// custom_cpu
module custom_cpu(
	input         clk,
	input         rst,
	output [31:0] PC,
	output        Inst_Req_Valid,
	input         Inst_Req_Ready,
	input  [31:0] Instruction,
	input         Inst_Valid,
	output        Inst_Ready,
	output [31:0] Address,
	output        MemWrite,
	output [31:0] Write_data,
	output [ 3:0] Write_strb,
	output        MemRead,
	input         Mem_Req_Ready,
	input  [31:0] Read_data,
	input         Read_data_Valid,
	output        Read_data_Ready,
	output [31:0] cpu_perf_cnt_0,
	output [31:0] cpu_perf_cnt_1,
	output [31:0] cpu_perf_cnt_2
);
	wire [31:0] opnumber_1, opnumber_2;
	wire [ 2:0] ALUop;
	wire overflow,carryout,zero;
	wire [31:0] result_1;
	wire [31:0] shift_data;
	wire [ 4:0] shift_amount;
	wire [ 1:0] shiftop;
	wire [31:0] result_2;
	wire [ 4:0] RF_raddr1;
	wire [ 4:0] RF_raddr2;
	wire [31:0] RF_rdata1, RF_rdata2;
	wire	    RF_wen;
	wire [ 4:0] RF_waddr;
	wire [31:0]	RF_wdata;
	alu alu_u0(opnumber_1,opnumber_2,ALUop,overflow,carryout,zero,result_1); 
	shifter shifter_u0(shift_data,shift_amount,shiftop,result_2); 
	reg_file reg_file_u0(clk,RF_waddr,RF_raddr1,RF_raddr2,RF_wen,RF_wdata,RF_rdata1,RF_rdata2); 
	reg  [31:0] IR;  
	reg  [31:0] MDR;  
	reg  [31:0] PC_reg;  
	reg  [31:0] PC_next_reg;  
	reg  [31:0] ALUout;  
	wire [ 6:0] opcode      = IR[ 6: 0];
	wire [ 4:0] rd          = IR[11: 7];
	wire [ 2:0] funct3      = IR[14:12];
	wire [ 4:0] rs1         = IR[19:15];
	wire [ 4:0] rs2         = IR[24:20];
	wire [ 6:0] funct7      = IR[31:25];
	wire [11:0] I_immediate = IR[31:20];
	wire [11:0] S_immediate = {IR[31:25],IR[11:7]};
	wire [12:0] B_immediate = {IR[31],IR[7],IR[30:25],IR[11:8],1'b0};
	wire [31:0] U_immediate = {IR[31:12],12'b0};
	wire [20:0] J_immediate = {IR[31],IR[19:12],IR[20],IR[30:21],1'b0};
	wire R_type            = opcode[5] && opcode[4] && ~opcode[2];
	wire I_type            = ~opcode[5] && opcode[4] && ~opcode[2];
	wire R_calculate       = R_type && ~R_shift && ~multiply;
	wire R_shift           = R_type && (funct3[1:0]==2'b01);
	wire multiply          = R_type && (funct7[0]);
	wire I_calculate       = I_type && ~I_shift;
	wire I_shift           = I_type && (funct3[1:0]==2'b01);
  ...
For scale: roughly 6800 cells after synthesis, roughly 1300 flip-flops, roughly 270 I/O pins.
Settings: LEC_CHECK=0, CAP_MARGIN=20, CORE_ASPECT_RATIO=0.5, CORE_MARGIN=2, CORE_UTILIZATION=72, CTS_CLUSTER_DIAMETER=364, CTS_CLUSTER_SIZE=99, PLACE_DENSITY=0.39, SETUP_SLACK_MARGIN=-0.88, SLEW_MARGIN=20, TNS_END_PERCENT=10; clock period 8.98 ns.
run.sh (not shown) runs the stock make flow with config.mk's settings and CLKGATE_MAP_FILE=.
The baseline ended with an error in clock tree synthesis (4_1_cts).
Next try:
- CORE_ASPECT_RATIO: 0.5 -> unset
- CORE_UTILIZATION: 72 -> 57
- CTS_CLUSTER_DIAMETER: 364 -> unset
- CTS_CLUSTER_SIZE: 99 -> unset
- HOLD_SLACK_MARGIN: unset -> 0.26
- PLACE_DENSITY: 0.39 -> unset
- PLACE_DENSITY_LB_ADDON: unset -> 0.02
- SETUP_SLACK_MARGIN: -0.88 -> 1.53
- TNS_END_PERCENT: 10 -> unset
- clock period: 8.98 -> 5.91 ns (I/O delays scaled with it)
After rerunning: The changed run produced a layout that fails on setup timing; synthesized cell count stays the same; die area goes up by 26%; area after synthesis is unchanged.
Next try:
- CORE_UTILIZATION: 57 -> 40
- HOLD_SLACK_MARGIN: 0.26 -> unset
- PLACE_DENSITY_LB_ADDON: 0.02 -> unset
- SETUP_SLACK_MARGIN: 1.53 -> unset
- clock period: 5.91 -> 10.6 ns (I/O delays scaled with it)
- Now the flow finished clean
- final area is lower by 7.6%
- synthesized cell count is unchanged
- hold slack improved by 0.014 ns
- critical path depth is lower by 6
- die size is higher by 42%
- flip-flop count is unchanged
- setup slack improved by 4.5 ns
- first-iteration DRC count is lower by 19%
- area after synthesis is unchanged
Next try:
- CORE_UTILIZATION: 40 -> 58
- clock period: 10.6 -> 5.98 ns (I/O delays scaled with it)
The changed run completed and failed the layout checks on setup timing.
Register-to-register slack got worse by 4.1 ns.
Synthesized area stays the same.

---

## wip/delta
Starting RTL as in the previous note.
## custom_cpu
module custom_cpu(
	input         clk,
	input         rst,
	output [31:0] PC,
	output        Inst_Req_Valid,
	input         Inst_Req_Ready,
	input  [31:0] Instruction,
	input         Inst_Valid,
	output        Inst_Ready,
	output [31:0] Address,
	output        MemWrite,
	output [31:0] Write_data,
	output [ 3:0] Write_strb,
	output        MemRead,
	input         Mem_Req_Ready,
	input  [31:0] Read_data,
	input         Read_data_Valid,
	output        Read_data_Ready,
	output [31:0] cpu_perf_cnt_0,
	output [31:0] cpu_perf_cnt_1,
	output [31:0] cpu_perf_cnt_2
);
	wire [31:0] opnumber_1, opnumber_2;
	wire [ 2:0] ALUop;
	wire overflow,carryout,zero;
	wire [31:0] result_1;
	wire [31:0] shift_data;
	wire [ 4:0] shift_amount;
	wire [ 1:0] shiftop;
	wire [31:0] result_2;
	wire [ 4:0] RF_raddr1;
	wire [ 4:0] RF_raddr2;
	wire [31:0] RF_rdata1, RF_rdata2;
	wire	    RF_wen;
	wire [ 4:0] RF_waddr;
	wire [31:0]	RF_wdata;
	alu alu_u0(opnumber_1,opnumber_2,ALUop,overflow,carryout,zero,result_1); 
	shifter shifter_u0(shift_data,shift_amount,shiftop,result_2); 
	reg_file reg_file_u0(clk,RF_waddr,RF_raddr1,RF_raddr2,RF_wen,RF_wdata,RF_rdata1,RF_rdata2); 
	reg  [31:0] IR;  
	reg  [31:0] MDR;  
	reg  [31:0] PC_reg;  
	reg  [31:0] PC_next_reg;  
	reg  [31:0] ALUout;  
	wire [ 6:0] opcode      = IR[ 6: 0];
	wire [ 4:0] rd          = IR[11: 7];
	wire [ 2:0] funct3      = IR[14:12];
	wire [ 4:0] rs1         = IR[19:15];
	wire [ 4:0] rs2         = IR[24:20];
	wire [ 6:0] funct7      = IR[31:25];
	wire [11:0] I_immediate = IR[31:20];
	wire [11:0] S_immediate = {IR[31:25],IR[11:7]};
	wire [12:0] B_immediate = {IR[31],IR[7],IR[30:25],IR[11:8],1'b0};
	wire [31:0] U_immediate = {IR[31:12],12'b0};
	wire [20:0] J_immediate = {IR[31],IR[19:12],IR[20],IR[30:21],1'b0};
	wire R_type            = opcode[5] && opcode[4] && ~opcode[2];
  ...
make LEC_CHECK=0 CAP_MARGIN=30 CORE_MARGIN=2 CORE_UTILIZATION=40 CTS_CLUSTER_DIAMETER=326 SLEW_MARGIN=20 TNS_END_PERCENT=95 finish   # period 11.0 ns
Input-level comparison between wip/maple and wip/delta:
Settings: a deleted CTS_CLUSTER_DIAMETER that had been 326; a change of CAP_MARGIN from 30 to 20; a deleted TNS_END_PERCENT that had been 95; a change of CORE_UTILIZATION from 40 to 58; a change of the clock period (ns, I/O delays scaled along) from 11.0 to 5.91.
From the logs: wip/maple reached the end of the flow and failed the layout checks with setup timing. Diff wip/delta -> wip/maple: final wirelength increased about 23%. sky130_fd_sc_hd__mux4_2 as the highest-delay cell along the critical path was reported by wip/delta, and sky130_fd_sc_hd__fa_1 by wip/maple. wip/maple against wip/delta: maximum net fanout on the critical path went down by 24; overall track demand over capacity in global routing went up by 21 points. Final design area excluding fillers ended up about 9% higher on wip/maple than on wip/delta.
Relative to wip/maple, the following input files were edited for wip/garnet:
Settings: setting CELL_PAD_IN_SITES_GLOBAL_PLACEMENT to 1 for the first time; changing SLEW_MARGIN from 20 to 15; setting CTS_CLUSTER_DIAMETER to 351 for the first time; changing CORE_UTILIZATION from 58 to 40; setting CORE_ASPECT_RATIO to 1.09 for the first time; setting SETUP_SLACK_MARGIN to 3.04 for the first time; changing the clock period (ns, I/O delays scaled along) from 5.91 to 11.0.
Findings:
[flow] wip/garnet | stages: complete | final checks: fail | reason: capacitance limit, slew limit
Count of buffers not belonging to the clock network in the layout: wip/garnet vs wip/maple down about 46%
Changes observed in wip/garnet relative to wip/maple: post-synthesis to final-layout area growth dropped 2.4 points, number of buffers created by CTS +about 7%, cell count along the critical path went down.
What wip/onyx does differently from wip/garnet at the input level:
Settings: CORE_ASPECT_RATIO removed (was 1.09); CORE_UTILIZATION changed from 40 to 70; SETUP_SLACK_MARGIN removed (was 3.04); CTS_CLUSTER_DIAMETER removed (was 351); SLEW_MARGIN changed from 15 to 20; CELL_PAD_IN_SITES_GLOBAL_PLACEMENT removed (was 1); the clock period (ns, I/O delays scaled along) changed from 11.0 to 5.02.
[summary]
wip/onyx vs. wip/garnet: maximum root-to-sink buffer count flat; area of the core region down 43%.
Status: synthesized netlist cell count parity (wip/garnet, wip/onyx)
| number of gates resized after CTS | higher: wip/garnet |
Compared to wip/garnet, wip/onyx was floorplanned on a smaller die.
Stage in which a tool error killed wip/onyx: 5_1_grt.
On initial core utilization: between wip/onyx and wip/garnet, it ends up lower for wip/garnet.
Going from wip/garnet to wip/onyx, the sum of net half-perimeters after detailed placement was found to have gone up by 29%.
Relative to wip/garnet, the die width measured on wip/onyx has decreased by more than 10%.
Lower number of cells in the design after placement was reported by wip/onyx, not wip/garnet.
